<file path="flow/design.v">
module rtcClkDivider (
	input sys_clk,
	input rst,
	output tick_500Hz,  
	output tick_5s      
);
reg [10:0]counter1;
reg [128:0] counter2;
parameter KEYCHANGE_PERIOD = 5 ;   
localparam [128:0] ctrl = KEYCHANGE_PERIOD*10;
always @(posedge sys_clk) begin
	if (rst) begin
		counter1 <= 0;
		counter2 <= 0;
	end
	else begin
		if (counter1==999) begin
			counter1 <=counter1+1;
		end
		else if (counter1==1999) begin
			counter1 <=0;
		end
		else begin
			counter1<=counter1+1;
		end
		if (counter2==(ctrl/2-1)) begin
			counter2 <=counter2+1;
		end
		else if (counter2==(ctrl-1)) begin
			counter2 <=0;
		end
		else begin
			counter2 <=counter2+1;
		end
	end
end
assign tick_500Hz = !rst && (counter1==999) ;
assign tick_5s = !rst && (counter2==(ctrl/2-1)) ;
endmodule
module timekeeper (
	input clk,     
	input rst,
	input en,
	output[15:0] cur_time	
);
reg [15:0] ct;
always @(posedge clk) begin
	if (rst) begin
		ct <= 0;
	end
	else if (en) begin
		if (ct==16'b1111111111111111) begin
			ct<=0;
		end
		else begin
			ct<=ct+1;
		end
	end
end
assign cur_time =ct ;
endmodule
module hasher (
	input clk,     
	input rst,
	input en,
	input [15:0] cur_time,
	input [15:0] student_id,
	output [15:0] cur_hash	
);
reg [31:0] prev_hash;
reg [15:0] curhash;
always @(*) begin
	prev_hash=cur_hash;
	prev_hash=(cur_time^student_id)-prev_hash;
	prev_hash=prev_hash*prev_hash;
	prev_hash=prev_hash>>8;
	prev_hash=prev_hash & 16'b1111111111111111;
end
always @(posedge clk) begin
	if (rst) begin
		curhash <= 0;
	end
	else if (en) begin
		curhash <= prev_hash[15:0];
	end
end
assign cur_hash = curhash ;
endmodule
module buttonFsm (
	input clk,
	input rst,
	input en,
	input button,    
	output stateful_button
);
reg sb;
reg [1:0] state;
always @(posedge clk) begin
	if (rst) begin
		state <= 0;
	end
	else if (en) begin
	case(state)
	0:
	begin
		if (button) begin
			state <=3;
		end
		else begin
			state <=0;	
		end	
	end
	1:
	begin
		if (button) begin
			state <=2;
		end
		else begin
			state <=1;	
		end	
	end
	2:
	begin
		if (button) begin
			state <=2;
		end
		else begin
			state <=0;	
		end	
	end
	3:
	begin
		if (button) begin
			state <=3;
		end
		else begin
			state <=1;	
		end	
	end
	default: begin
	end
	endcase
	end
end
always @(state or button) begin
	sb=0;
	case(state)
	0:
	begin
		if (button) begin
			sb=1;
		end
		else begin
			sb=0;	
		end	
	end
	1:
	begin
		if (button) begin
			sb=0;
		end
		else begin
			sb=1;	
		end	
	end
	2:
	begin
		if (button) begin
			sb=0;
		end
		else begin
			sb=0;
		end	
	end
	3:
	begin
		if (button) begin
			sb=1;
		end
		else begin
			sb=1;
		end	
	end
	default:
	 begin
	end
	endcase
end
assign stateful_button = sb ;
endmodule
module b16toBCD (
	input [15:0] to_display,
	input enable,
	output [3:0] D5,	
	output [3:0] D4,	
	output [3:0] D3,	
	output [3:0] D2,	
	output [3:0] D1	
);
	reg [15:0] temp;
	reg [3:0] t5;	
	reg [3:0] t4;
	reg [3:0] t3;
	reg [3:0] t2;
	reg [3:0] t1;
	always @(enable or to_display) begin
		temp = to_display ;
		if (enable==0) begin
			t5 = 4'b1111 ;
			t4 = 4'b1111 ;
			t3 = 4'b1111 ;
			t2 = 4'b1111 ;
			t1 = 4'b1111 ;
		end	
		else begin
			t1 = temp % 10 ;
			temp =temp/10 ;
			t2 = temp % 10 ;
			temp =temp/10 ;
			t3 = temp % 10 ;
			temp =temp/10 ;
			t4 = temp % 10 ;
			temp =temp/10 ;
			t5 = temp % 10 ;
		end
	end
	assign D5 =t5 ;
	assign D4 = t4 ;
	assign D3 = t3 ;
	assign D2 =  t2;
	assign D1 = t1 ;
endmodule
module top (
	input sysclk,     
	input rst,        
	input button_in,
	input [15:0] student_id,
	output[3:0] D5_out,	
	output[3:0] D4_out,	
	output[3:0] D3_out,	
	output[3:0] D2_out,	
	output[3:0] D1_out		
);
wire tick500;
wire tick5s;
wire [15:0] curtime;
wire [15:0] curhash;
wire disp;
rtcClkDivider clkd(
	.sys_clk(sysclk),    
	.rst(rst),
	.tick_500Hz(tick500), 
	.tick_5s(tick5s)
	);
timekeeper timekep(
	.clk(sysclk),    
	.rst(rst),
	.en(tick5s),
	.cur_time(curtime)	
	);
hasher hs(
	.clk(sysclk),  
	.rst(rst),
	.en(tick5s),
	.cur_time(curtime),
	.student_id(student_id),
	.cur_hash(curhash)	
	);
buttonFsm button(
	.clk(sysclk),
	.rst(rst),
	.en(tick500),
	.button(button_in),    
	.stateful_button(disp)
	);
b16toBCD display(
	.to_display(curhash),
	.enable(disp),
	.D5(D5_out),	
	.D4(D4_out),
	.D3(D3_out),
	.D2(D2_out),
	.D1(D1_out)
	);
endmodule
</file>
<file path="flow/run.sh">
#!/bin/bash
# the make line also repeats each setting of config.mk as NAME=value (left out here)
make -C /OpenROAD-flow-scripts/flow DESIGN_CONFIG=/design/flow/config.mk WORK_HOME=/design/flow/orfs CLKGATE_MAP_FILE= finish
</file>
<file path="flow/config.mk">
export PLATFORM = sky130hd
export DESIGN_NAME = top
export DESIGN_NICKNAME = top
export VERILOG_FILES = /design/flow/design.v
export SDC_FILE = /design/flow/constraint.sdc
export NUM_CORES = 4
export LEC_CHECK = 0
export CAP_MARGIN = 20
export CORE_MARGIN = 2
export CORE_UTILIZATION = 57
export SLEW_MARGIN = 20
</file>
<file path="flow/constraint.sdc">
create_clock -name core_clock -period 16.3 [get_ports {sysclk}]
set_input_delay 3.2600 -clock core_clock [delete_from_list [all_inputs] [get_ports {sysclk}]]
set_output_delay 3.2600 -clock core_clock [all_outputs]
set_load 0.01 [all_outputs]
</file>
==> results of run 1 <==
stage by stage:
| step | area (um^2) | utilization [%] | hold slack [ps] | TNS [ps] |
|---|---|---|---|---|
| after detailed placement | 24500 | 60.1 | 460 | 0 |
| after CTS | 25100 | 61.6 | 470 | 0 |
| after global placement | 24500 | 60.1 | 432 | 0 |
| after floorplan | 23500 | - | 418 | 0 |
| after global routing | 25400 | 62.1 | 506 | -12.4 |
| final | 25400 | 62.1 | 460 | 0 |
timing repair:
| item | in CTS | in global routing |
|---|---|---|
| setup buffers | 0 | 11 |
| pin swaps | 0 | 8 |
| resized | 1 | 31 |
| endpoints found under the setup margin | 1 | 15 |
cell type report:
class | count | area, um^2 | share of cell area, %
clock buffer | 18 | 439 | 1.73
tap | 532 | 666 | 2.62
multi-input combinational | 2422 | 18600 | 73.2
clock inverter | 14 | 146 | 0.577
antenna | 1 | 2.50 | 0.00987
inverter | 305 | 1150 | 4.52
sequential | 176 | 3520 | 13.9
timing repair buffer | 105 | 883 | 3.48
per-layer routing:
layer,track usage [%],up-vias,share of wire (%)
met4,9.21,0,2.7
met5,0,-,0
met1,39.3,10500,45
li1,-,10500,-
met3,3.20,103,4.8
met2,49.9,603,48
==> impl_metrics.toml, run 1 <==
# flow metrics
[place]
globalplace.congestion = 0.954
dpl_worst_slack_ps = 481
dp.cells = 3529
dp_hpwl_mm = 49.5
numPortBuffers = 38

[critical_path]
critical_path.max_stage_delay_ps = 610
timing.rr.end = "hs.curhash[15]"
crit_path_end_kind = "output port"
worst-path-buf-inv = 10
crit_required_ps = 13040
path_class = "reg -> out"
r2r_cells = 40
r2r_slack_ps = 5260
endpoint = "D4_out[2]"
start_kind = "register"
critPathLaunch = "hs.curhash[13]"
r2r-start = "hs.curhash[3]"
cp_slowest_cell = "or4_1"
worstPathMaxFanout = 26
worstPathArrival_ps = 12350
cpLargestDelayFamily = "simple AND/OR/NAND/NOR gates"
worstSetupPathDepth = 49

[detailed_routing]
wl_mm = 63.4
dr_total_vias = 21800
drt_iter0_drc = 1893
drc_errors = 0
drtAntennaViolNets = 0
via_per_inst = 6.09
wl_per_cell_um = 17.7
first_pass_iters = 8

[synth]
synth_nets = 3338
synthAdderAreaFrac_pct = 22.6
aoi_share_pct = 19.1
yosysUniqueCellTypes = 129
top_cell_area_share_pct = 16.1
top_cells_by_count = "nor2_1 (385), inv_1 (288), nand2_1 (256), fa_1 (189), dfxtp_1 (176)"
ys_sh_simple_pct = 25.0
synth_top_flop_cell = "dfxtp_1"
ys_cells = 3015
syn_area_mm2 = 0.0235
synth-seq-cells = 176
async_reset_ff_share_pct = 0
synth_cells = 3015
yosysMostFrequentCell = "nor2_1"
mux_share_pct = 1.79
yosys_warnings = 5
synth.avg_cell_area_um2 = 7.80
topCellsByArea = "fa_1 (16%), dfxtp_1 (15%), nor2_1 (6.1%)"
ys_top_logic_family = "simple AND/OR/NAND/NOR gates"
synth_area_leader_cell = "fa_1"
postSynthSeqShare_pct = 15.0
xor_area_share_pct = 9.77
yosys-stat-area_mm2 = 0.0235
edf_count = 0

[power_and_ir_drop]
power_mw = 4.35
internal_power_mw = 2.17
p_per_area_mw_per_mm2 = 172
seq-power_mw = 0.432
switching_share_pct = 50.2
power_clock_mw = 0.402
max-vdd-ir-drop_v = 0.000747
power_frac_clock_pct = 9.2
total_leakage_power_nw = 10.8
pg_comb_mw = 3.52
pwr-share-comb_pct = 80.9
netSwitchingPower_mw = 2.18
maxPowerGroup = "combinational logic"
power.share.sequential_pct = 9.9

[grt]
grt-ovfl-total = 0
antenna_found_initial = 1
grt_max_degree = 85
grt_pass1_vias = 21200
grt_usage_pct = 29.4
grt_pass1_wl_mm = 106

[outcome]
status = "timing/DRC/antenna clean"

[timing]
relSlewSlack_pct = 26.9
setup_violations = 0
maxSlewViolCount = 0
fin_crit_sh_pct = 95.8
fin_crit_ps = 15610
timing.final.hold_violations = 0
tightest_slew_ps = 1090
max_freq_ghz = 0.0641
clock_skew_ps = 10.5
setup_slack_ps = 692

[clocking]
clock.latency.late_pin_ps = 440
cts_hold_buffers = 0
cts_tree = "yes"
clk_pin_slew_worst_paths_ps = 70
numCtsBuffers = 17
root_buffer = "clkbuf_16"
htreeDepth = 4
cts_buffer_depth = 2
clock_sinks = 176

[min_path]
holdCritPathClass = "reg -> reg"
hold_start = "clkd.counter1[0]"
hold_depth = 1
whs_endpoint = "clkd.counter1[0]"

[die]
row_count = 74
io-pin-count = 39
die_w_um = 207
core_area_mm2 = 0.0408
die-area_mm2 = 0.0429
die_h_um = 207
initial_core_util_pct = 57.6

[layout]
final_nets = 3350
nFillCells = 3673
stdcell_count = 3573
synthToLayoutAreaGrowth_pct = 7.79

[flow_run]
warning_count = 35
drv_cap = 0
==> run 2, diff against run 1 <==
ABC_AREA = 1   (was unset)
CELL_PAD_IN_SITES_DETAIL_PLACEMENT = 2   (was unset)
CELL_PAD_IN_SITES_GLOBAL_PLACEMENT = 3   (was unset)
CORE_ASPECT_RATIO = 0.81   (was unset)
CORE_UTILIZATION = 65   (was 57)
CTS_CLUSTER_DIAMETER = 192   (was unset)
GPL_ROUTABILITY_DRIVEN = 0   (was unset)
GPL_TIMING_DRIVEN = 1   (was unset)
HOLD_SLACK_MARGIN = -0.02   (was unset)
MAX_ROUTING_LAYER = met4   (was unset)
MIN_ROUTING_LAYER = met2   (was unset)
PLACE_DENSITY_LB_ADDON = 0.03   (was unset)
SETUP_SLACK_MARGIN = 5.0   (was unset)
SLEW_MARGIN = 40   (was 20)
clock period = 24.7 ns   (was 16.3 ns; I/O delays follow)
==> impl_metrics.toml, run 2 <==
# implementation run metrics
[synth]
yosysUniqueCellTypes = 61
yosys-stat-area_mm2 = 0.0234
synth_top_flop_cell = "dfxtp_1"
synthAdderAreaFrac_pct = 22.3
synth_nets = 3867
mux_share_pct = 0
top_cells_by_count = "nand2_1 (669), inv_1 (665), nor2_1 (424), nand3_1 (215), fa_1 (189)"
ys_sh_simple_pct = 35.3
xor_area_share_pct = 5.34
topCellsByArea = "fa_1 (16%), dfxtp_1 (15%), nand2_1 (11%)"
ys_top_logic_family = "simple AND/OR/NAND/NOR gates"
synth.avg_cell_area_um2 = 6.62
yosys_warnings = 5
ys_cells = 3544
syn_area_mm2 = 0.0234
aoi_share_pct = 8.89
synth-seq-cells = 176
yosysMostFrequentCell = "nand2_1"
top_cell_area_share_pct = 16.1
synth_area_leader_cell = "fa_1"
synth_cells = 3544
edf_count = 0
postSynthSeqShare_pct = 15.0
async_reset_ff_share_pct = 0

[die]
row_count = 62
die-area_mm2 = 0.0376
die_h_um = 175
die_w_um = 215
core_area_mm2 = 0.0355
initial_core_util_pct = 66.0

[outcome]
status = "did not finish"
haltStage = "global placement without I/O"
tool.error = "[ERROR FLW-0024] Place density exceeds 1.0 (current PLACE_DENSITY_LB_ADDON =  0.03). Please check if the value of  PLACE_DENSITY_LB_ADDON is between 0 and 0.99."
==> run 3, diff against run 2 <==
CAP_MARGIN = 30   (was 20)
CELL_PAD_IN_SITES_GLOBAL_PLACEMENT = 1   (was 3)
CORE_ASPECT_RATIO = 0.95   (was 0.81)
CORE_UTILIZATION = 22   (was 65)
CTS_CLUSTER_DIAMETER = 375   (was 192)
CTS_CLUSTER_SIZE = 70   (was unset)
GPL_ROUTABILITY_DRIVEN = unset   (was 0)
GPL_TIMING_DRIVEN = unset   (was 1)
HOLD_SLACK_MARGIN = unset   (was -0.02)
PLACE_DENSITY_LB_ADDON = 0.15   (was 0.03)
SETUP_SLACK_MARGIN = unset   (was 5.0)
TNS_END_PERCENT = 100   (was unset)
clock period = 31.2 ns   (was 24.7 ns; I/O delays follow)
==> impl_metrics.toml, run 3 <==
# flow metrics
[outcome]
status = "timing/DRC/antenna clean"

[timing]
fin_crit_sh_pct = 73.1
maxSlewViolCount = 0
tightest_slew_ps = 793
max_freq_ghz = 0.0438
grt_setup_unrepaired = "no"
fin_crit_ps = 22810
timing.final.hold_violations = 0
relSlewSlack_pct = 46.8
setup_violations = 0
setup_slack_ps = 8390
fin_tns_setup_ps = 0
clock_skew_ps = 16.6

[synth]
yosysUniqueCellTypes = 61
synth.avg_cell_area_um2 = 6.62
top_cells_by_count = "nand2_1 (669), inv_1 (665), nor2_1 (424), nand3_1 (215), fa_1 (189)"
synth-seq-cells = 176
synth_top_flop_cell = "dfxtp_1"
topCellsByArea = "fa_1 (16%), dfxtp_1 (15%), nand2_1 (11%)"
ys_top_logic_family = "simple AND/OR/NAND/NOR gates"
synth_nets = 3867
yosys-stat-area_mm2 = 0.0234
synth_area_leader_cell = "fa_1"
async_reset_ff_share_pct = 0
yosysMostFrequentCell = "nand2_1"
synth_cells = 3544
ys_cells = 3544
edf_count = 0
postSynthSeqShare_pct = 15.0
xor_area_share_pct = 5.34
mux_share_pct = 0
ys_sh_simple_pct = 35.3
aoi_share_pct = 8.89
yosys_warnings = 5
top_cell_area_share_pct = 16.1
synthAdderAreaFrac_pct = 22.3
syn_area_mm2 = 0.0234

[grt]
grt_pass1_vias = 38000
grt-ovfl-total = 0
antenna_found_initial = 1
grt_pass1_wl_mm = 134
grt_max_degree = 70
grt_usage_pct = 24.1

[critical_path]
worstSetupPathDepth = 99
critPathLaunch = "hs.curhash[13]"
crit_required_ps = 24960
crit_path_end_kind = "output port"
cp_slowest_cell = "inv_4"
path_class = "reg -> out"
worst-path-buf-inv = 11
endpoint = "D4_out[3]"
timing.rr.end = "hs.curhash[15]"
crit_top_cell = "nand2_1"
start_kind = "register"
worstPathArrival_ps = 16570
critical_path.max_stage_delay_ps = 550
r2r_cells = 45
r2r-start = "hs.curhash[2]"
cpLargestDelayFamily = "simple AND/OR/NAND/NOR gates"
r2r_slack_ps = 19430
worstPathMaxFanout = 46

[power_and_ir_drop]
max-vdd-ir-drop_v = 0.000166
power.share.sequential_pct = 8.3
pg_comb_mw = 2.27
seq-power_mw = 0.225
maxPowerGroup = "combinational logic"
netSwitchingPower_mw = 1.48
switching_share_pct = 54.4
power_frac_clock_pct = 8.5
pwr-share-comb_pct = 83.2
p_per_area_mw_per_mm2 = 105
internal_power_mw = 1.24
power_clock_mw = 0.233
total_leakage_power_nw = 12.2

[clocking]
root_buffer = "clkbuf_16"
clock.latency.late_pin_ps = 510
cts_hold_buffers = 0
htreeDepth = 4
clock_sinks = 176
cts_buffer_depth = 2
postCtsSetupRepairBufs = 0
clk_pin_slew_worst_paths_ps = 70
cts_resized = 0
numCtsBuffers = 17
cts_tree = "yes"

[flow_run]
warning_count = 33
drv_cap = 0

[min_path]
whs_endpoint = "clkd.counter1[0]"
hold_start = "clkd.counter1[0]"
holdCritPathClass = "reg -> reg"
hold_depth = 1

[detailed_routing]
via_per_inst = 6.25
wl_per_cell_um = 16.5
drt_iter0_drc = 2426
wl_mm = 82.3
drc_errors = 0
dr_total_vias = 31200
drtAntennaViolNets = 0
first_pass_iters = 5

[layout]
nFillCells = 12900
ff_latch_area_mm2 = 0.00352
final_nets = 3885
synthToLayoutAreaGrowth_pct = 11.1
multiInputGateArea_mm2 = 0.0169

[die]
die_w_um = 339
die_h_um = 322
die-area_mm2 = 0.109
core_area_mm2 = 0.106
row_count = 116
io-pin-count = 39
initial_core_util_pct = 22.2

[place]
dp_hpwl_mm = 66.1
dpl_worst_slack_ps = 8970
numPortBuffers = 38
globalplace.congestion = 0.839
## run 3: per-layer routing
metal / GRT usage (%) / up-vias / routed length (um)
met1: - / 11600 / 0
met5: - / - / 0
met4: 2.31 / 0 / 1230
met3: 34.3 / 130 / 36400
met2: 26.3 / 8297 / 44700
li1: - / 11200 / -
## run 3: area by class of cell
| type | count | share of cell area (%) |
|---|---|---|
| multi-input combinational | 2573 | 64.8 |
| clock inverter | 12 | 0.495 |
| clock buffer | 19 | 1.74 |
| timing repair buffer | 57 | 2.00 |
| antenna | 5 | 0.0480 |
| sequential | 176 | 13.5 |
| inverter | 737 | 10.6 |
| tap | 1416 | 6.80 |
## run 3: metrics by stage
step | area [um^2] | utilization, % | total power [mW] | hold slack, ps | cells
2_1_floorplan | 23400 | - | 1.80 | 418 | 3544
3_3_place_gp | 25400 | 24.1 | 2.53 | 436 | 4959
3_5_place_dp | 25400 | 24.1 | 2.56 | 446 | 4959
4_1_cts | 26000 | 24.6 | 2.82 | 463 | 4990
5_1_grt | 26000 | 24.7 | 3.22 | 490 | 4991
6_report | 26000 | 24.7 | 2.73 | 454 | 4995
==> run 4, diff against run 3 <==
CAP_MARGIN = 20   (was 30)
CELL_PAD_IN_SITES_DETAIL_PLACEMENT = unset   (was 2)
CELL_PAD_IN_SITES_GLOBAL_PLACEMENT = unset   (was 1)
CORE_ASPECT_RATIO = unset   (was 0.95)
CORE_UTILIZATION = 66   (was 22)
CTS_CLUSTER_DIAMETER = unset   (was 375)
CTS_CLUSTER_SIZE = 100   (was 70)
MAX_ROUTING_LAYER = unset   (was met4)
MIN_ROUTING_LAYER = unset   (was met2)
PLACE_DENSITY = 0.35   (was unset)
PLACE_DENSITY_LB_ADDON = unset   (was 0.15)
SLEW_MARGIN = 20   (was 40)
TNS_END_PERCENT = 10   (was 100)
clock period = 11.6 ns   (was 31.2 ns; I/O delays follow)
==> impl_metrics.toml, run 4 <==
# flow metrics
[outcome]
status = "finished with violations"
so_faults = "negative setup slack"

[min_path]
holdCritPathClass = "reg -> reg"
whs_endpoint = "clkd.counter1[0]"
hold_depth = 1
hold_start = "clkd.counter1[0]"

[place]
dp_hpwl_mm = 55.1
globalplace.congestion = 0.986
numPortBuffers = 38
dpl_worst_slack_ps = -3220

[synth]
synth_area_leader_cell = "fa_1"
synth-seq-cells = 176
synthAdderAreaFrac_pct = 22.3
ys_sh_simple_pct = 35.3
yosys-stat-area_mm2 = 0.0234
synth_nets = 3867
edf_count = 0
yosys_warnings = 5
mux_share_pct = 0
ys_top_logic_family = "simple AND/OR/NAND/NOR gates"
yosysMostFrequentCell = "nand2_1"
xor_area_share_pct = 5.34
syn_area_mm2 = 0.0234
topCellsByArea = "fa_1 (16%), dfxtp_1 (15%), nand2_1 (11%)"
yosysUniqueCellTypes = 61
postSynthSeqShare_pct = 15.0
top_cells_by_count = "nand2_1 (669), inv_1 (665), nor2_1 (424), nand3_1 (215), fa_1 (189)"
ys_cells = 3544
async_reset_ff_share_pct = 0
aoi_share_pct = 8.89
top_cell_area_share_pct = 16.1
synth.avg_cell_area_um2 = 6.62
synth_cells = 3544
synth_top_flop_cell = "dfxtp_1"

[critical_path]
worstSetupPathDepth = 98
worstPathArrival_ps = 13010
worstPathMaxFanout = 10
r2r-start = "timekep.ct[0]"
timing.rr.end = "hs.curhash[15]"
critPathLaunch = "hs.curhash[15]"
cp_slowest_cell = "dfxtp_2"
crit_path_end_kind = "output port"
endpoint = "D4_out[3]"
cpLargestDelayFamily = "simple AND/OR/NAND/NOR gates"
path_class = "reg -> out"
crit_top_cell = "nand2_1"
start_kind = "register"
critical_path.max_stage_delay_ps = 350
r2r_slack_ps = 1560
r2r_cells = 45
crit_required_ps = 9280
worst-path-buf-inv = 14

[detailed_routing]
first_pass_iters = 7
dr_total_vias = 26300
top_layer = "met4"
drtAntennaViolNets = 0
drt_iter0_drc = 2373
via_per_inst = 5.68
met2WireLength_mm = 36.4
wl_per_cell_um = 15.6
met3WireLength_mm = 5.54
wl_mm = 72.3
route.layer.met1.wl_mm = 27.4
drc_errors = 0

[clocking]
clk_pin_slew_worst_paths_ps = 80
cts_buffer_depth = 2
cts_hold_buffers = 0
clock_sinks = 176
cts_tree = "yes"
root_buffer = "clkbuf_16"
htreeDepth = 4
clock.latency.late_pin_ps = 450
numCtsBuffers = 17

[die]
initial_core_util_pct = 66.4
core_area_mm2 = 0.0353
die-area_mm2 = 0.0370
row_count = 69
die_h_um = 192
io-pin-count = 39
die_w_um = 192

[power_and_ir_drop]
pg_comb_mw = 7.05
power_clock_mw = 0.600
netSwitchingPower_mw = 4.18
internal_power_mw = 4.08
maxPowerGroup = "combinational logic"
power.share.sequential_pct = 7.3
p_per_area_mw_per_mm2 = 275
max-vdd-ir-drop_v = 0.00199
seq-power_mw = 0.607
power_frac_clock_pct = 7.3
power_mw = 8.26
pwr-share-comb_pct = 85.4
switching_share_pct = 50.6
total_leakage_power_nw = 15.4

[layout]
multiInputGateArea_mm2 = 0.0177
final_nets = 4475
synthToLayoutAreaGrowth_pct = 28.0
final_util_pct = 85.0
nFillCells = 2201
ff_latch_area_mm2 = 0.00353

[timing]
timing.final.hold_violations = 0
fin_tns_setup_ps = -43240
fin_crit_ps = 15330
setup_violations = 20
hold_slack_ps = 463
relSlewSlack_pct = 45.5
setup_slack_ps = -3730
maxSlewViolCount = 0
tightest_slew_ps = 810
grt_setup_unrepaired = "yes"
max_freq_ghz = 0.0652
fin_crit_sh_pct = 132
clock_skew_ps = 11.6

[grt]
grt_max_degree = 69
grt-ovfl-total = 0
grt_pass1_vias = 25500
grt_pass1_wl_mm = 115
antenna_found_initial = 1
grt_usage_pct = 38.2

[flow_run]
warning_count = 38
drv_cap = 0
## run 4: through the flow
| step | instances | cell area (um^2) |
|---|---|---|
| after floorplan | 3544 | 23500 |
| after global placement | 4526 | 28200 |
| after detailed placement | 4526 | 28200 |
| after CTS | 4596 | 29300 |
| after global routing | 4626 | 30000 |
| final | 4627 | 30000 |
## run 4: layer usage
| layer | up-vias | track usage [%] |
|---|---|---|
| met3 | 310 | 5.80 |
| li1 | 12500 | - |
| met5 | - | 0 |
| met4 | 0 | 16.0 |
| met2 | 1228 | 69.2 |
| met1 | 12300 | 44.8 |
## run 4: area by class of cell
type,count,share of cell area [%]
timing repair buffer,639,16.2
sequential,176,11.8
antenna,1,0.00834
inverter,737,9.24
tap,461,1.92
clock buffer,18,1.46
multi-input combinational,2581,58.8
clock inverter,14,0.575
## run 4: what timing repair did
item                       CTS  global route
gates resized              117           150
setup endpoints to repair   20            23
cloned                       6             3
setup buffers               32            27
pin swaps                   28            71
==> run 5, diff against run 4 <==
ABC_AREA = unset   (was 1)
CORE_UTILIZATION = 15   (was 66)
CTS_CLUSTER_SIZE = unset   (was 100)
PLACE_DENSITY = unset   (was 0.35)
TNS_END_PERCENT = unset   (was 10)
clock period = 25.5 ns   (was 11.6 ns; I/O delays follow)
==> impl_metrics.toml, run 5 <==
# flow metrics
[critical_path]
r2r_cells = 41
cp_slowest_cell = "o41ai_1"
endpoint = "D4_out[2]"
crit_top_cell = "ha_1"
critical_path.max_stage_delay_ps = 930
crit_path_end_kind = "output port"
r2r-start = "hs.curhash[2]"
start_kind = "register"
worstPathMaxFanout = 31
worstPathArrival_ps = 14640
r2r_slack_ps = 14510
worstSetupPathDepth = 49
worst-path-buf-inv = 8
timing.rr.end = "hs.curhash[15]"
cpLargestDelayFamily = "simple AND/OR/NAND/NOR gates"
crit_required_ps = 20400
critPathLaunch = "hs.curhash[14]"
path_class = "reg -> out"

[timing]
setup_violations = 0
maxSlewViolCount = 0
grt_setup_unrepaired = "no"
clock_skew_ps = 11.7
max_freq_ghz = 0.0506
hold_slack_ps = 450
fin_crit_ps = 19740
relSlewSlack_pct = 25.7
fin_tns_setup_ps = 0
tightest_slew_ps = 1110
timing.final.hold_violations = 0
fin_crit_sh_pct = 77.4

[power_and_ir_drop]
power_frac_clock_pct = 9.7
maxPowerGroup = "combinational logic"
seq-power_mw = 0.276
switching_share_pct = 48.8
total_leakage_power_nw = 10.5
p_per_area_mw_per_mm2 = 101
internal_power_mw = 1.39
pwr-share-comb_pct = 80.2
power_clock_mw = 0.262
netSwitchingPower_mw = 1.32
power.share.sequential_pct = 10.2
pg_comb_mw = 2.18
power_mw = 2.71
max-vdd-ir-drop_v = 0.000136

[synth]
synth_area_leader_cell = "fa_1"
ys_top_logic_family = "simple AND/OR/NAND/NOR gates"
postSynthSeqShare_pct = 15.0
yosys-stat-area_mm2 = 0.0235
top_cells_by_count = "nor2_1 (385), inv_1 (288), nand2_1 (256), fa_1 (189), dfxtp_1 (176)"
yosysMostFrequentCell = "nor2_1"
mux_share_pct = 1.79
topCellsByArea = "fa_1 (16%), dfxtp_1 (15%), nor2_1 (6.1%)"
synth_top_flop_cell = "dfxtp_1"
ys_cells = 3015
yosys_warnings = 5
syn_area_mm2 = 0.0235
async_reset_ff_share_pct = 0
top_cell_area_share_pct = 16.1
aoi_share_pct = 19.1
synthAdderAreaFrac_pct = 22.6
synth.avg_cell_area_um2 = 7.80
synth-seq-cells = 176
synth_nets = 3338
yosysUniqueCellTypes = 129
ys_sh_simple_pct = 25.0
edf_count = 0
synth_cells = 3015
xor_area_share_pct = 9.77

[detailed_routing]
via_per_inst = 4.24
dr_total_vias = 21400
drt_iter0_drc = 1503
drtAntennaViolNets = 0
wl_mm = 65.3
drc_errors = 0
wl_per_cell_um = 12.9
first_pass_iters = 5

[place]
dp_hpwl_mm = 51.8
post_dp_cell_area_mm2 = 0.0262
globalplace.congestion = 0.863
numPortBuffers = 38

[die]
io-pin-count = 39
die_h_um = 400
core_area_mm2 = 0.156
die_w_um = 400
row_count = 145
die-area_mm2 = 0.160
initial_core_util_pct = 15.1

[clocking]
clk_pin_slew_worst_paths_ps = 70
cts_tree = "yes"
root_buffer = "clkbuf_16"
postCtsSetupRepairBufs = 0
clock.latency.late_pin_ps = 480
cts_buffer_depth = 2
cts_resized = 0
clock_sinks = 176
numCtsBuffers = 17
htreeDepth = 4
cts_hold_buffers = 0

[grt]
grt_pass1_wl_mm = 108
grt_usage_pct = 8.16
grt_pass1_vias = 21000
grt-ovfl-total = 0
antenna_found_initial = 10
grt_max_degree = 92

[layout]
synthToLayoutAreaGrowth_pct = 14.0
final_cell_area_mm2 = 0.0268
final_nets = 3310
nFillCells = 17700

[flow_run]
drv_cap = 0
warning_count = 33

[min_path]
holdCritPathClass = "reg -> reg"
hold_depth = 1
hold_start = "clkd.counter1[0]"
whs_endpoint = "clkd.counter1[0]"

[outcome]
status = "timing/DRC/antenna clean"
## run 5: routing by layer
layer	GRT usage [%]	up-vias	routed length [um]
met5	0	-	76
met4	2.43	12	1240
met3	1.58	89	3520
met2	13.2	523	29900
met1	10.9	10400	30600
li1	-	10500	-
## run 5: stage by stage
step / util [%] / cells / setup WS (ps)
2_1_floorplan: - / 3015 / 9670
3_3_place_gp: 16.8 / 5026 / 6640
3_5_place_dp: 16.8 / 5026 / 6630
4_1_cts: 17.2 / 5058 / 6000
5_1_grt: 17.2 / 5058 / 4550
6_report: 17.2 / 5059 / 5760
## run 5: cell type report
cell class,count,area (um^2),share of cell area (%)
Timing Repair Buffer,65,583,2.17
Inverter,305,1150,4.27
Antenna cell,1,2.50,0.00933
Sequential cell,176,3520,13.1
Tap cell,2058,2570,9.60
Clock buffer,19,443,1.65
Multi-Input combinational cell,2422,18400,68.7
Clock inverter,13,130,0.485
==> run 6, diff against run 5 <==
ABC_AREA = 0   (was unset)
CAP_MARGIN = 40   (was 20)
CORE_ASPECT_RATIO = 0.7   (was unset)
CORE_MARGIN = 6   (was 2)
CORE_UTILIZATION = 47   (was 15)
CTS_CLUSTER_DIAMETER = 358   (was unset)
CTS_CLUSTER_SIZE = 75   (was unset)
GPL_ROUTABILITY_DRIVEN = 1   (was unset)
MAX_ROUTING_LAYER = met5   (was unset)
PLACE_DENSITY_LB_ADDON = 0.22   (was unset)
TNS_END_PERCENT = 70   (was unset)
clock period = 18.5 ns   (was 25.5 ns; I/O delays follow)
==> impl_metrics.toml, run 6 <==
# flow metrics
[power_and_ir_drop]
power.share.sequential_pct = 10.1
internal_power_mw = 1.92
p_per_area_mw_per_mm2 = 149
pwr-share-comb_pct = 79.8
switching_share_pct = 48.9
max-vdd-ir-drop_v = 0.000292
netSwitchingPower_mw = 1.84
power_frac_clock_pct = 10.1
power_clock_mw = 0.380
maxPowerGroup = "combinational logic"
power_mw = 3.76
pg_comb_mw = 3.00
total_leakage_power_nw = 10.6
seq-power_mw = 0.381

[synth]
async_reset_ff_share_pct = 0
yosysUniqueCellTypes = 129
ys_top_logic_family = "simple AND/OR/NAND/NOR gates"
topCellsByArea = "fa_1 (16%), dfxtp_1 (15%), nor2_1 (6.1%)"
synth_area_leader_cell = "fa_1"
synth_cells = 3015
aoi_share_pct = 19.1
synth_nets = 3338
synth-seq-cells = 176
top_cell_area_share_pct = 16.1
postSynthSeqShare_pct = 15.0
mux_share_pct = 1.79
synth.avg_cell_area_um2 = 7.80
ys_sh_simple_pct = 25.0
edf_count = 0
synth_top_flop_cell = "dfxtp_1"
top_cells_by_count = "nor2_1 (385), inv_1 (288), nand2_1 (256), fa_1 (189), dfxtp_1 (176)"
yosys_warnings = 5
synthAdderAreaFrac_pct = 22.6
syn_area_mm2 = 0.0235
ys_cells = 3015
yosysMostFrequentCell = "nor2_1"
yosys-stat-area_mm2 = 0.0235
xor_area_share_pct = 9.77

[critical_path]
endpoint = "D4_out[2]"
worstPathMaxFanout = 18
cpLargestDelayFamily = "AND-OR/OR-AND gates"
crit_path_end_kind = "output port"
crit_required_ps = 14800
r2r_slack_ps = 7650
path_class = "reg -> out"
r2r_cells = 40
critical_path.max_stage_delay_ps = 580
timing.rr.end = "hs.curhash[15]"
worstSetupPathDepth = 48
crit_top_cell = "ha_1"
cp_slowest_cell = "a211oi_4"
worst-path-buf-inv = 7
critPathLaunch = "hs.curhash[13]"
worstPathArrival_ps = 13810
r2r-start = "hs.curhash[3]"
start_kind = "register"

[die]
die_w_um = 279
io-pin-count = 39
initial_core_util_pct = 47.7
die_h_um = 199
die-area_mm2 = 0.0557
core_area_mm2 = 0.0493
row_count = 68

[clocking]
cts_buffer_depth = 2
clk_pin_slew_worst_paths_ps = 80
root_buffer = "clkbuf_16"
clock_sinks = 176
numCtsBuffers = 17
cts_tree = "yes"
clock.latency.late_pin_ps = 460
htreeDepth = 4

[layout]
stdcell_count = 3676
final_nets = 3321
synthToLayoutAreaGrowth_pct = 7.25
final_util_pct = 51.1

[timing]
fin_crit_ps = 17510
timing.final.hold_violations = 0
fin_tns_setup_ps = 0
setup_violations = 0
grt_setup_unrepaired = "no"
max_freq_ghz = 0.0571
setup_slack_ps = 990
tightest_slew_ps = 892
clock_skew_ps = 15.4
relSlewSlack_pct = 40.0
maxSlewViolCount = 0
fin_crit_sh_pct = 94.6

[min_path]
hold_start = "clkd.counter1[0]"
whs_endpoint = "clkd.counter1[0]"
hold_depth = 1
holdCritPathClass = "reg -> reg"

[place]
dp.cells = 3639
dpl_worst_slack_ps = 1240
dp_hpwl_mm = 51.4
globalplace.congestion = 0.938
numPortBuffers = 38

[flow_run]
drv_cap = 0
warning_count = 33

[grt]
grt_pass1_wl_mm = 106
grt_usage_pct = 22.8
antenna_found_initial = 3
grt_pass1_vias = 20700
grt-ovfl-total = 0
grt_max_degree = 86

[detailed_routing]
wl_per_cell_um = 17.5
drc_errors = 0
num_antenna_cells = 0
drtAntennaViolNets = 0
wl_mm = 64.4
dr_total_vias = 21800
via_per_inst = 5.94
first_pass_iters = 6
drt_iter0_drc = 2206

[outcome]
status = "timing/DRC/antenna clean"
run 6: cell type report:
| cell class | count | area (um^2) |
|---|---|---|
| fill | 4746 | 24100 |
| timing repair buffer | 76 | 677 |
| multi-input combinational | 2422 | 18400 |
| clock inverter | 15 | 199 |
| inverter | 305 | 1150 |
| clock buffer | 17 | 425 |
| sequential | 176 | 3530 |
| tap | 665 | 832 |
run 6: through the flow:
stage	hold slack, ps	area (um^2)
final	449	25200
after global routing	487	25200
after CTS	455	25200
after detailed placement	446	24500
after global placement	429	24500
after floorplan	418	23500
run 6: repair_timing:
item                       CTS  global route
hold buffers                 0             0
setup endpoints to repair    0            10
gates resized                0             7
setup buffers                0             2
run 6: routing by layer:
metal | track usage [%] | share of wire [%] | wire [um]
met5 | 0 | 0.064 | 41
met4 | 5.25 | 1.6 | 1040
met3 | 3.77 | 7.9 | 5100
met2 | 34.0 | 42 | 26700
met1 | 34.7 | 49 | 31500
==> run 7, diff against run 6 <==
ABC_AREA = unset   (was 0)
CELL_PAD_IN_SITES_GLOBAL_PLACEMENT = 0   (was unset)
CORE_ASPECT_RATIO = unset   (was 0.7)
CORE_MARGIN = 2   (was 6)
CORE_UTILIZATION = 65   (was 47)
CTS_CLUSTER_DIAMETER = 333   (was 358)
CTS_CLUSTER_SIZE = 100   (was 75)
GPL_ROUTABILITY_DRIVEN = unset   (was 1)
MAX_ROUTING_LAYER = unset   (was met5)
PLACE_DENSITY_LB_ADDON = 0.05   (was 0.22)
SETUP_SLACK_MARGIN = 5.0   (was unset)
TNS_END_PERCENT = unset   (was 70)
clock period = 25.0 ns   (was 18.5 ns; I/O delays follow)
==> impl_metrics.toml, run 7 <==
# flow metrics
[power_and_ir_drop]
internal_power_mw = 1.44
power_frac_clock_pct = 9.7
total_leakage_power_nw = 10.6
pwr-share-comb_pct = 80.5
seq-power_mw = 0.282
netSwitchingPower_mw = 1.44
max-vdd-ir-drop_v = 0.000410
power_mw = 2.88
power.share.sequential_pct = 9.8
switching_share_pct = 50.1
maxPowerGroup = "combinational logic"
pg_comb_mw = 2.32
p_per_area_mw_per_mm2 = 115
power_clock_mw = 0.280

[timing]
hold_slack_ps = 457
fin_crit_sh_pct = 76.0
timing.final.hold_violations = 0
fin_crit_ps = 19000
clock_skew_ps = 13.4
max_freq_ghz = 0.0526
tightest_slew_ps = 876
relSlewSlack_pct = 41.6
grt_setup_unrepaired = "no"
fin_tns_setup_ps = 0
maxSlewViolCount = 0
setup_slack_ps = 6000
setup_violations = 0

[detailed_routing]
via_per_inst = 6.37
drtAntennaViolNets = 0
drc_errors = 0
drt_iter0_drc = 1947
wl_per_cell_um = 18.2
first_pass_iters = 9
wl_mm = 63.1
dr_total_vias = 22200

[critical_path]
r2r_slack_ps = 14650
critPathLaunch = "hs.curhash[13]"
cp_slowest_cell = "a221oi_1"
cpLargestDelayFamily = "simple AND/OR/NAND/NOR gates"
timing.rr.end = "hs.curhash[15]"
start_kind = "register"
worstSetupPathDepth = 44
r2r-start = "hs.curhash[1]"
crit_path_end_kind = "output port"
critical_path.max_stage_delay_ps = 780
worstPathArrival_ps = 14000
path_class = "reg -> out"
worst-path-buf-inv = 6
crit_required_ps = 20000
r2r_cells = 45
worstPathMaxFanout = 18
endpoint = "D4_out[2]"

[place]
dp_hpwl_mm = 49.7
dpl_worst_slack_ps = 6330
numPortBuffers = 38
globalplace.congestion = 0.944

[synth]
edf_count = 0
ys_top_logic_family = "simple AND/OR/NAND/NOR gates"
ys_cells = 3015
synth_cells = 3015
synth_nets = 3338
ys_sh_simple_pct = 25.0
synth-seq-cells = 176
yosys_warnings = 5
topCellsByArea = "fa_1 (16%), dfxtp_1 (15%), nor2_1 (6.1%)"
syn_area_mm2 = 0.0235
yosysUniqueCellTypes = 129
postSynthSeqShare_pct = 15.0
top_cells_by_count = "nor2_1 (385), inv_1 (288), nand2_1 (256), fa_1 (189), dfxtp_1 (176)"
yosys-stat-area_mm2 = 0.0235
aoi_share_pct = 19.1
synth_top_flop_cell = "dfxtp_1"
mux_share_pct = 1.79
synth_area_leader_cell = "fa_1"
top_cell_area_share_pct = 16.1
async_reset_ff_share_pct = 0
yosysMostFrequentCell = "nor2_1"
synth.avg_cell_area_um2 = 7.80
xor_area_share_pct = 9.77
synthAdderAreaFrac_pct = 22.6

[clocking]
cts_buffer_depth = 2
cts_tree = "yes"
clock.latency.late_pin_ps = 440
numCtsBuffers = 17
clk_pin_slew_worst_paths_ps = 80
cts_hold_buffers = 0
htreeDepth = 4
clock_sinks = 176
root_buffer = "clkbuf_16"

[die]
core_area_mm2 = 0.0356
die-area_mm2 = 0.0377
initial_core_util_pct = 66.1
die_h_um = 194
row_count = 69
io-pin-count = 39
die_w_um = 194

[min_path]
whs_endpoint = "clkd.counter1[0]"
holdCritPathClass = "reg -> reg"
hold_start = "clkd.counter1[0]"
hold_depth = 1

[grt]
grt_pass1_wl_mm = 106
grt_max_degree = 53
grt_pass1_vias = 21500
grt_usage_pct = 33.3
antenna_found_initial = 3
grt-ovfl-total = 0

[layout]
nFillCells = 2887
final_nets = 3324
final_util_pct = 70.3
synthToLayoutAreaGrowth_pct = 6.31

[flow_run]
drv_cap = 0
warning_count = 33

[outcome]
status = "timing/DRC/antenna clean"
## run 7: per-layer routing
layer	global-route usage (%)	vias to the layer above	routed length (um)
li1	-	10500	-
met5	0	-	30
met4	11.1	4	1780
met2	56.7	922	30400
met3	4.54	152	4280
met1	43.5	10600	26600
## run 7: layout make-up
class | count | area, um^2 | share of cell area (%)
antenna | 1 | 2.50 | 0.0100
clock buffer | 17 | 425 | 1.70
clock inverter | 15 | 206 | 0.825
inverter | 305 | 1150 | 4.58
multi-input combinational | 2422 | 18400 | 73.7
sequential | 176 | 3520 | 14.1
tap | 461 | 577 | 2.31
timing repair buffer | 79 | 701 | 2.80
## run 7: what timing repair did
action	in CTS	in global routing
endpoints found under the setup margin	0	5
gates resized	0	3
setup buffers	0	2
## run 7: per-stage QoR
step / instance area, um^2 / cells
final: 25000 / 3476
after global routing: 25000 / 3475
after CTS: 24900 / 3468
after detailed placement: 24300 / 3436
after global placement: 24200 / 3425
after floorplan: 23500 / 3015
==> run 8, diff against run 7 <==
ABC_AREA = 1   (was unset)
CAP_MARGIN = 20   (was 40)
CELL_PAD_IN_SITES_GLOBAL_PLACEMENT = unset   (was 0)
CORE_UTILIZATION = 57   (was 65)
CTS_CLUSTER_DIAMETER = 365   (was 333)
CTS_CLUSTER_SIZE = 14   (was 100)
HOLD_SLACK_MARGIN = 0.29   (was unset)
PLACE_DENSITY_LB_ADDON = unset   (was 0.05)
SETUP_SLACK_MARGIN = 0.68   (was 5.0)
clock period = 12.0 ns   (was 25.0 ns; I/O delays follow)
==> impl_metrics.toml, run 8 <==
# flow metrics
[timing]
maxSlewViolCount = 0
tightest_slew_ps = 829
max_freq_ghz = 0.0674
clock_skew_ps = 22.0
fin_crit_ps = 14830
relSlewSlack_pct = 44.4
grt_setup_unrepaired = "yes"
fin_crit_sh_pct = 124
timing.final.hold_violations = 0
setup_slack_ps = -2830
hold_slack_ps = 465
setup_violations = 15

[critical_path]
path_class = "reg -> out"
cpLargestDelayFamily = "simple AND/OR/NAND/NOR gates"
r2r-start = "timekep.ct[0]"
crit_path_end_kind = "output port"
crit_required_ps = 9600
r2r_slack_ps = 2570
worstPathArrival_ps = 12430
critical_path.max_stage_delay_ps = 350
critPathLaunch = "hs.curhash[13]"
r2r_cells = 49
timing.rr.end = "hs.curhash[15]"
worstSetupPathDepth = 98
start_kind = "register"
worstPathMaxFanout = 8
cp_slowest_cell = "dfxtp_4"
endpoint = "D4_out[3]"
worst-path-buf-inv = 13

[synth]
async_reset_ff_share_pct = 0
synth_cells = 3544
mux_share_pct = 0
top_cell_area_share_pct = 16.1
syn_area_mm2 = 0.0234
edf_count = 0
synth.avg_cell_area_um2 = 6.62
synth-seq-cells = 176
synthAdderAreaFrac_pct = 22.3
synth_area_leader_cell = "fa_1"
topCellsByArea = "fa_1 (16%), dfxtp_1 (15%), nand2_1 (11%)"
ys_top_logic_family = "simple AND/OR/NAND/NOR gates"
yosysUniqueCellTypes = 61
yosys-stat-area_mm2 = 0.0234
yosys_warnings = 5
yosysMostFrequentCell = "nand2_1"
xor_area_share_pct = 5.34
ys_sh_simple_pct = 35.3
ys_cells = 3544
aoi_share_pct = 8.89
top_cells_by_count = "nand2_1 (669), inv_1 (665), nor2_1 (424), nand3_1 (215), fa_1 (189)"
synth_nets = 3867
synth_top_flop_cell = "dfxtp_1"
postSynthSeqShare_pct = 15.0

[detailed_routing]
drtAntennaViolNets = 0
wl_per_cell_um = 14.5
via_per_inst = 5.35
drt_iter0_drc = 1630
drc_errors = 0
wl_mm = 68.1
num_antenna_cells = 0
dr_total_vias = 25100
first_pass_iters = 7

[die]
core_area_mm2 = 0.0407
die_h_um = 207
die_w_um = 207
initial_core_util_pct = 57.5
row_count = 74
die-area_mm2 = 0.0428
io-pin-count = 39

[grt]
grt_pass1_vias = 24400
grt-ovfl-total = 0
grt_pass1_wl_mm = 112
grt_max_degree = 45
grt_usage_pct = 31.5
antenna_found_initial = 0

[clocking]
cts_hold_buffers = 0
clk_pin_slew_worst_paths_ps = 80
clock.latency.late_pin_ps = 460
clock_sinks = 176
cts_buffer_depth = 2
htreeDepth = 4
numCtsBuffers = 17
cts_tree = "yes"
root_buffer = "clkbuf_16"

[power_and_ir_drop]
max-vdd-ir-drop_v = 0.00213
power_clock_mw = 0.605
pwr-share-comb_pct = 86.1
internal_power_mw = 4.30
seq-power_mw = 0.586
power_mw = 8.56
power_frac_clock_pct = 7.1
power.share.sequential_pct = 6.8
netSwitchingPower_mw = 4.26
pg_comb_mw = 7.37
p_per_area_mw_per_mm2 = 277
total_leakage_power_nw = 15.6
maxPowerGroup = "combinational logic"
switching_share_pct = 49.7

[layout]
ff_latch_area_mm2 = 0.00353
synthToLayoutAreaGrowth_pct = 31.8
nFillCells = 3192
stdcell_count = 4682
multiInputGateArea_mm2 = 0.0184
final_cell_area_mm2 = 0.0309
final_nets = 4460

[flow_run]
warning_count = 38
drv_cap = 0

[place]
dp.cells = 4565
dpl_worst_slack_ps = -2740
dp_hpwl_mm = 52.7
post_dp_cell_area_mm2 = 0.0283
globalplace.congestion = 0.907
numPortBuffers = 38

[min_path]
hold_start = "clkd.counter1[0]"
whs_endpoint = "clkd.counter1[0]"
hold_depth = 1
holdCritPathClass = "reg -> reg"

[outcome]
so_faults = "negative setup slack"
status = "finished with violations"
## run 8: per-stage QoR
| step | setup TNS [ps] | utilization [%] |
|---|---|---|
| 2_1_floorplan | -5370 | - |
| 3_3_place_gp | -17790 | 69.6 |
| 3_5_place_dp | -25340 | 69.6 |
| 4_1_cts | -20780 | 73.5 |
| 5_1_grt | -40300 | 75.9 |
| 6_report | -25840 | 75.9 |
## run 8: layer usage
metal | track usage (%) | wire length [um]
met1 | 40.4 | 29400
met2 | 56.1 | 34200
met3 | 3.22 | 2940
met4 | 9.30 | 1600
met5 | 0 | 0
## run 8: area by class of cell
class / instances / share of cell area [%]
clock buffer: 17 / 1.38
clock inverter: 15 / 0.745
inverter: 737 / 9.04
multi-input combinational: 2580 / 59.5
sequential: 176 / 11.4
tap: 532 / 2.15
timing repair buffer: 625 / 15.7
## run 8: what timing repair did
item                       4_1_cts  5_1_grt
cloned                           6        1
buffers inserted                41       37
gates resized                  254      185
setup endpoints to repair       22       21
pin swaps                       60      122
==> run 9, diff against run 8 <==
CORE_UTILIZATION = 71   (was 57)
CTS_CLUSTER_DIAMETER = unset   (was 365)
CTS_CLUSTER_SIZE = 74   (was 14)
HOLD_SLACK_MARGIN = unset   (was 0.29)
SETUP_SLACK_MARGIN = -0.02   (was 0.68)
clock period = 11.4 ns   (was 12.0 ns; I/O delays follow)
==> impl_metrics.toml, run 9 <==
# implementation run metrics
[outcome]
status = "did not finish"
haltStage = "clock tree synthesis"
tool.error = "[ERROR DPL-0033] detailed placement checks failed during check placement."

[place]
dp_hpwl_mm = 66.0
post_dp_cell_area_mm2 = 0.0289
numPortBuffers = 38
dp.cells = 4566
globalplace.congestion = 0.977
dpl_worst_slack_ps = -3290

[synth]
synth_area_leader_cell = "fa_1"
aoi_share_pct = 8.89
ys_cells = 3544
top_cell_area_share_pct = 16.1
synth_top_flop_cell = "dfxtp_1"
xor_area_share_pct = 5.34
yosysMostFrequentCell = "nand2_1"
top_cells_by_count = "nand2_1 (669), inv_1 (665), nor2_1 (424), nand3_1 (215), fa_1 (189)"
yosys-stat-area_mm2 = 0.0234
yosys_warnings = 5
synthAdderAreaFrac_pct = 22.3
yosysUniqueCellTypes = 61
synth.avg_cell_area_um2 = 6.62
mux_share_pct = 0
syn_area_mm2 = 0.0234
topCellsByArea = "fa_1 (16%), dfxtp_1 (15%), nand2_1 (11%)"
postSynthSeqShare_pct = 15.0
edf_count = 0
async_reset_ff_share_pct = 0
synth-seq-cells = 176
ys_top_logic_family = "simple AND/OR/NAND/NOR gates"
ys_sh_simple_pct = 35.3
synth_nets = 3867
synth_cells = 3544

[die]
initial_core_util_pct = 72.1
core_area_mm2 = 0.0325
die_w_um = 186
io-pin-count = 39
die_h_um = 186
die-area_mm2 = 0.0345
row_count = 66
==> run 10, diff against run 9 <==
CORE_UTILIZATION = 48   (was 71)
CTS_CLUSTER_DIAMETER = 165   (was unset)
CTS_CLUSTER_SIZE = 98   (was 74)
SETUP_SLACK_MARGIN = 5.0   (was -0.02)
clock period = 25.0 ns   (was 11.4 ns; I/O delays follow)
==> impl_metrics.toml, run 10 <==
# flow metrics
[place]
dp.cells = 4154
globalplace.congestion = 0.910
numPortBuffers = 38
dp_hpwl_mm = 51.2
post_dp_cell_area_mm2 = 0.0244
dpl_worst_slack_ps = 4530

[synth]
synth_area_leader_cell = "fa_1"
yosys_warnings = 5
ys_cells = 3544
async_reset_ff_share_pct = 0
synth.avg_cell_area_um2 = 6.62
synth_nets = 3867
xor_area_share_pct = 5.34
edf_count = 0
synth-seq-cells = 176
ys_sh_simple_pct = 35.3
mux_share_pct = 0
syn_area_mm2 = 0.0234
synth_top_flop_cell = "dfxtp_1"
aoi_share_pct = 8.89
ys_top_logic_family = "simple AND/OR/NAND/NOR gates"
synth_cells = 3544
yosysUniqueCellTypes = 61
yosysMostFrequentCell = "nand2_1"
top_cell_area_share_pct = 16.1
postSynthSeqShare_pct = 15.0
top_cells_by_count = "nand2_1 (669), inv_1 (665), nor2_1 (424), nand3_1 (215), fa_1 (189)"
yosys-stat-area_mm2 = 0.0234
synthAdderAreaFrac_pct = 22.3
topCellsByArea = "fa_1 (16%), dfxtp_1 (15%), nand2_1 (11%)"

[critical_path]
worstPathMaxFanout = 13
r2r-start = "hs.curhash[2]"
cp_slowest_cell = "clkdlybuf4s50_1"
critical_path.max_stage_delay_ps = 560
worst-path-buf-inv = 13
start_kind = "register"
crit_top_cell = "nand2_1"
endpoint = "D5_out[2]"
worstSetupPathDepth = 95
path_class = "reg -> out"
timing.rr.end = "hs.curhash[15]"
crit_path_end_kind = "output port"
crit_required_ps = 20000
worstPathArrival_ps = 13780
r2r_cells = 44
r2r_slack_ps = 13520
critPathLaunch = "hs.curhash[13]"
cpLargestDelayFamily = "simple AND/OR/NAND/NOR gates"

[timing]
clock_skew_ps = 13.4
fin_crit_sh_pct = 75.1
maxSlewViolCount = 0
grt_setup_unrepaired = "no"
fin_tns_setup_ps = 0
fin_crit_ps = 18780
relSlewSlack_pct = 25.2
max_freq_ghz = 0.0533
tightest_slew_ps = 1110
setup_slack_ps = 6220
timing.final.hold_violations = 0
setup_violations = 0
hold_slack_ps = 450

[detailed_routing]
drc_errors = 0
drt_iter0_drc = 1184
wl_per_cell_um = 15.0
num_antenna_cells = 0
drtAntennaViolNets = 0
via_per_inst = 5.27
wl_mm = 63.5
dr_total_vias = 22300
first_pass_iters = 5

[power_and_ir_drop]
switching_share_pct = 54.0
internal_power_mw = 1.51
pg_comb_mw = 2.72
power_mw = 3.27
power.share.sequential_pct = 8.6
power_clock_mw = 0.274
pwr-share-comb_pct = 83.0
total_leakage_power_nw = 12.6
netSwitchingPower_mw = 1.77
max-vdd-ir-drop_v = 0.000320
p_per_area_mw_per_mm2 = 128
power_frac_clock_pct = 8.4
maxPowerGroup = "combinational logic"
seq-power_mw = 0.281

[grt]
grt_max_degree = 69
grt_pass1_wl_mm = 106
grt_usage_pct = 25.7
antenna_found_initial = 1
grt_pass1_vias = 21800
grt-ovfl-total = 0

[die]
die-area_mm2 = 0.0506
io-pin-count = 39
die_w_um = 225
row_count = 80
core_area_mm2 = 0.0479
die_h_um = 225
initial_core_util_pct = 48.9

[clocking]
clock_sinks = 176
clk_pin_slew_worst_paths_ps = 80
numCtsBuffers = 17
htreeDepth = 4
clock.latency.late_pin_ps = 480
cts_tree = "yes"
cts_hold_buffers = 0
root_buffer = "clkbuf_16"
cts_buffer_depth = 2

[layout]
synthToLayoutAreaGrowth_pct = 8.87
final_cell_area_mm2 = 0.0255
final_util_pct = 53.2
stdcell_count = 4230
final_nets = 3926

[min_path]
hold_depth = 1
hold_start = "clkd.counter1[0]"
whs_endpoint = "clkd.counter1[0]"
holdCritPathClass = "reg -> reg"

[flow_run]
warning_count = 33
drv_cap = 0

[outcome]
status = "timing/DRC/antenna clean"
run 10: what timing repair did:
action	4_1_cts	5_1_grt
gates cloned	0	4
pin swaps	1	17
resized	12	38
setup endpoints to repair	7	7
setup buffers	5	36
run 10: per-layer routing:
metal  track usage (%)  wire length, um
met5                 0               13
met4              6.67             1110
met3              3.19             2160
met2              45.4            30800
met1              33.0            29300
run 10: cell type report:
class	count	area (um^2)
Timing Repair Buffer	94	808
Sequential cell	176	3530
Multi-Input combinational cell	2577	17100
Tap cell	615	769
Fill cell	4811	22400
Inverter	737	2790
Clock inverter	13	145
Clock buffer	18	429
==> run 11, diff against run 10 <==
CAP_MARGIN = 30   (was 20)
CELL_PAD_IN_SITES_DETAIL_PLACEMENT = 0   (was unset)
CELL_PAD_IN_SITES_GLOBAL_PLACEMENT = 3   (was unset)
CORE_UTILIZATION = 22   (was 48)
CTS_CLUSTER_DIAMETER = 349   (was 165)
CTS_CLUSTER_SIZE = unset   (was 98)
GPL_ROUTABILITY_DRIVEN = 0   (was unset)
MAX_ROUTING_LAYER = met4   (was unset)
PLACE_DENSITY = 0.74   (was unset)
SETUP_SLACK_MARGIN = 4.89   (was 5.0)
clock period = 27.3 ns   (was 25.0 ns; I/O delays follow)
==> impl_metrics.toml, run 11 <==
# flow metrics
[outcome]
status = "timing/DRC/antenna clean"

[grt]
grt-ovfl-total = 0
globalRouteMet2Util_pct = 21.9
antenna_found_initial = 2
grt_pass1_vias = 21900
grt_pass1_wl_mm = 117
grt_busiest_layer = "met2"
grt_max_degree = 47
met3_usage_pct = 1.71
grtUsageMet1_pct = 18.9
grt_usage_pct = 13.8

[synth]
top_cells_by_count = "nand2_1 (669), inv_1 (665), nor2_1 (424), nand3_1 (215), fa_1 (189)"
synth_cells = 3544
yosysMostFrequentCell = "nand2_1"
yosys-stat-area_mm2 = 0.0234
mux_share_pct = 0
ys_top_logic_family = "simple AND/OR/NAND/NOR gates"
topCellsByArea = "fa_1 (16%), dfxtp_1 (15%), nand2_1 (11%)"
xor_area_share_pct = 5.34
async_reset_ff_share_pct = 0
synth_nets = 3867
synth_area_leader_cell = "fa_1"
postSynthSeqShare_pct = 15.0
yosys_warnings = 5
synth-seq-cells = 176
synthAdderAreaFrac_pct = 22.3
syn_area_mm2 = 0.0234
yosysUniqueCellTypes = 61
synth.avg_cell_area_um2 = 6.62
edf_count = 0
ys_cells = 3544
top_cell_area_share_pct = 16.1
ys_sh_simple_pct = 35.3
aoi_share_pct = 8.89
synth_top_flop_cell = "dfxtp_1"

[clocking]
cts_tree = "yes"
numCtsBuffers = 17
clock.latency.late_pin_ps = 480
clk_pin_slew_worst_paths_ps = 80
htreeDepth = 4
clock_sinks = 176
cts_hold_buffers = 0
cts_buffer_depth = 2
root_buffer = "clkbuf_16"

[place]
dp.cells = 4935
post_dp_cell_area_mm2 = 0.0254
dp_hpwl_mm = 58.7
numPortBuffers = 38

[critical_path]
worst-path-buf-inv = 16
crit_top_cell = "nand2_1"
r2r_slack_ps = 15780
start_kind = "register"
worstSetupPathDepth = 98
crit_required_ps = 21840
crit_path_end_kind = "output port"
cpLargestDelayFamily = "simple AND/OR/NAND/NOR gates"
worstPathArrival_ps = 14820
timing.rr.end = "hs.curhash[15]"
r2r-start = "hs.curhash[2]"
path_class = "reg -> out"
worstPathMaxFanout = 47
endpoint = "D4_out[3]"
r2r_cells = 45
cp_slowest_cell = "clkdlybuf4s50_1"
critPathLaunch = "hs.curhash[14]"
critical_path.max_stage_delay_ps = 530

[layout]
final_nets = 3892
final_util_pct = 24.7
synthToLayoutAreaGrowth_pct = 11.3
final_cell_area_mm2 = 0.0261
nFillCells = 12000
stdcell_count = 4975

[detailed_routing]
wl_per_cell_um = 14.3
dr_total_vias = 21400
drc_errors = 0
drt_iter0_drc = 958
via_per_inst = 4.30
wl_mm = 71.3
drtAntennaViolNets = 0
first_pass_iters = 5

[power_and_ir_drop]
total_leakage_power_nw = 12.2
p_per_area_mw_per_mm2 = 120
seq-power_mw = 0.258
internal_power_mw = 1.41
pg_comb_mw = 2.62
power.share.sequential_pct = 8.2
max-vdd-ir-drop_v = 0.000250
netSwitchingPower_mw = 1.72
maxPowerGroup = "combinational logic"
switching_share_pct = 54.9
power_clock_mw = 0.255
pwr-share-comb_pct = 83.6
power_frac_clock_pct = 8.2

[timing]
fin_crit_sh_pct = 74.3
max_freq_ghz = 0.0493
clock_skew_ps = 18.2
setup_violations = 0
hold_slack_ps = 463
maxSlewViolCount = 0
tightest_slew_ps = 826
fin_tns_setup_ps = 0
timing.final.hold_violations = 0
fin_crit_ps = 20280
grt_setup_unrepaired = "no"
relSlewSlack_pct = 44.6

[die]
die_h_um = 330
io-pin-count = 39
core_area_mm2 = 0.106
row_count = 119
initial_core_util_pct = 22.2
die_w_um = 330
die-area_mm2 = 0.109

[flow_run]
warning_count = 33
drv_cap = 0

[min_path]
holdCritPathClass = "reg -> reg"
hold_depth = 1
hold_start = "clkd.counter1[0]"
whs_endpoint = "clkd.counter1[0]"
run 11: layout make-up:
type	count	area (um^2)	share of cell area, %
Clock inverter	14	149	0.570
Sequential cell	176	3520	13.5
Clock buffer	18	429	1.64
Antenna cell	2	5.00	0.0192
Tap cell	1391	1740	6.67
Timing Repair Buffer	63	572	2.19
Inverter	737	2780	10.7
Multi-Input combinational cell	2574	16900	64.7
run 11: through the flow:
step | worst slack, ps | total power [mW]
detailed placement | 6110 | 2.96
finish | 7020 | 3.13
global placement | 6160 | 2.97
floorplan | 11050 | 2.06
global route | 4940 | 3.61
CTS | 5520 | 3.26
run 11: per-layer routing:
layer	vias to the layer above	wire length [um]
li1	11300	-
met1	9864	36700
met2	184	32100
met3	36	1820
met4	0	682
met5	-	0
run 11: timing repair:
action / 4_1_cts / 5_1_grt
buffers inserted: 0 / 4
endpoints found under the setup margin: 0 / 7
gates resized: 0 / 18
==> run 12, diff against run 11 <==
ABC_AREA = unset   (was 1)
CAP_MARGIN = 20   (was 30)
CELL_PAD_IN_SITES_DETAIL_PLACEMENT = unset   (was 0)
CELL_PAD_IN_SITES_GLOBAL_PLACEMENT = unset   (was 3)
CORE_UTILIZATION = 65   (was 22)
CTS_CLUSTER_DIAMETER = unset   (was 349)
GPL_ROUTABILITY_DRIVEN = unset   (was 0)
MAX_ROUTING_LAYER = unset   (was met4)
PLACE_DENSITY = unset   (was 0.74)
SETUP_SLACK_MARGIN = unset   (was 4.89)
clock period = 15.2 ns   (was 27.3 ns; I/O delays follow)
==> impl_metrics.toml, run 12 <==
# flow metrics
[synth]
yosys_warnings = 5
syn_area_mm2 = 0.0235
postSynthSeqShare_pct = 15.0
synth_area_leader_cell = "fa_1"
aoi_share_pct = 19.1
synth-seq-cells = 176
topCellsByArea = "fa_1 (16%), dfxtp_1 (15%), nor2_1 (6.1%)"
top_cell_area_share_pct = 16.1
xor_area_share_pct = 9.77
ys_cells = 3015
synth_cells = 3015
async_reset_ff_share_pct = 0
synth.avg_cell_area_um2 = 7.80
ys_sh_simple_pct = 25.0
edf_count = 0
yosysUniqueCellTypes = 129
top_cells_by_count = "nor2_1 (385), inv_1 (288), nand2_1 (256), fa_1 (189), dfxtp_1 (176)"
yosys-stat-area_mm2 = 0.0235
mux_share_pct = 1.79
synth_nets = 3338
yosysMostFrequentCell = "nor2_1"
ys_top_logic_family = "simple AND/OR/NAND/NOR gates"
synthAdderAreaFrac_pct = 22.6
synth_top_flop_cell = "dfxtp_1"

[min_path]
hold_depth = 1
holdCritPathClass = "reg -> reg"
hold_start = "clkd.counter1[0]"
whs_endpoint = "clkd.counter1[0]"

[die]
die_h_um = 194
io-pin-count = 39
core_area_mm2 = 0.0356
die_w_um = 194
initial_core_util_pct = 66.1
row_count = 69
die-area_mm2 = 0.0377

[timing]
fin_crit_sh_pct = 96.8
setup_violations = 0
maxSlewViolCount = 0
clock_skew_ps = 15.3
tightest_slew_ps = 1230
hold_slack_ps = 452
relSlewSlack_pct = 17.4
fin_tns_setup_ps = 0
fin_crit_ps = 14710
timing.final.hold_violations = 0
max_freq_ghz = 0.0680

[outcome]
status = "timing/DRC/antenna clean"

[grt]
grt_max_degree = 76
antenna_found_initial = 0
grt-ovfl-total = 0
grt_pass1_vias = 22500
grt_usage_pct = 33.9
grt_pass1_wl_mm = 108

[detailed_routing]
dr_total_vias = 22500
via_per_inst = 6.35
first_pass_iters = 8
drt_iter0_drc = 1806
wl_mm = 65.2
num_antenna_cells = 0
drtAntennaViolNets = 0
drc_errors = 0
wl_per_cell_um = 18.4

[place]
numPortBuffers = 38
post_dp_cell_area_mm2 = 0.0246
dp_hpwl_mm = 50.3
globalplace.congestion = 0.961

[layout]
final_nets = 3396
final_cell_area_mm2 = 0.0260
synthToLayoutAreaGrowth_pct = 10.4
nFillCells = 2752
final_util_pct = 73.0

[critical_path]
worst-path-buf-inv = 9
crit_path_end_kind = "output port"
r2r_slack_ps = 4530
endpoint = "D4_out[1]"
crit_required_ps = 12160
timing.rr.end = "hs.curhash[15]"
critical_path.max_stage_delay_ps = 580
cp_slowest_cell = "or4_1"
r2r_cells = 41
cpLargestDelayFamily = "simple AND/OR/NAND/NOR gates"
start_kind = "register"
worstSetupPathDepth = 47
worstPathArrival_ps = 11670
path_class = "reg -> out"
critPathLaunch = "hs.curhash[13]"
crit_top_cell = "buf_4"
r2r-start = "hs.curhash[2]"
worstPathMaxFanout = 15

[power_and_ir_drop]
seq-power_mw = 0.463
netSwitchingPower_mw = 2.33
switching_share_pct = 49.6
power_clock_mw = 0.457
power_mw = 4.70
maxPowerGroup = "combinational logic"
internal_power_mw = 2.37
max-vdd-ir-drop_v = 0.000759
pg_comb_mw = 3.78
total_leakage_power_nw = 11.1
power.share.sequential_pct = 9.9
p_per_area_mw_per_mm2 = 181
pwr-share-comb_pct = 80.4
power_frac_clock_pct = 9.7

[clocking]
clock.latency.late_pin_ps = 440
cts_tree = "yes"
cts_buffer_depth = 2
htreeDepth = 4
clk_pin_slew_worst_paths_ps = 80
numCtsBuffers = 17
clock_sinks = 176
root_buffer = "clkbuf_16"

[flow_run]
warning_count = 35
drv_cap = 0
[run 12: cell type report]
type / instances / area (um^2) / share of cell area (%)
multi-input cells: 2423 / 18900 / 72.7
flip-flops and latches: 176 / 3520 / 13.6
clock buffers: 18 / 439 / 1.69
well taps: 461 / 577 / 2.22
repair buffers: 150 / 1230 / 4.74
inverters: 305 / 1150 / 4.44
clock inverters: 14 / 168 / 0.646
[run 12: per-layer routing]
metal	global-route usage, %	share of wire [%]	up-vias
li1	-	-	10600
met1	42.8	41	10800
met2	59.8	49	941
met3	4.17	6.2	182
met4	11.8	3.1	0
met5	0	0	-
[run 12: per-stage QoR]
stage,worst slack [ps],instances
final,488,3547
after global routing,-31.3,3547
after CTS,15.1,3518
after detailed placement,-156,3479
after global placement,276,3479
after floorplan,1430,3015
[run 12: timing repair]
item | CTS | global route
setup endpoints to repair | 7 | 10
pin swaps | 7 | 25
resized | 19 | 76
gates cloned | 0 | 1
hold buffers | 0 | 0
endpoints found under the hold margin | 0 | 0
buffers inserted | 7 | 28
Power figures rest on the tool's default switching activity, not on a simulated workload.
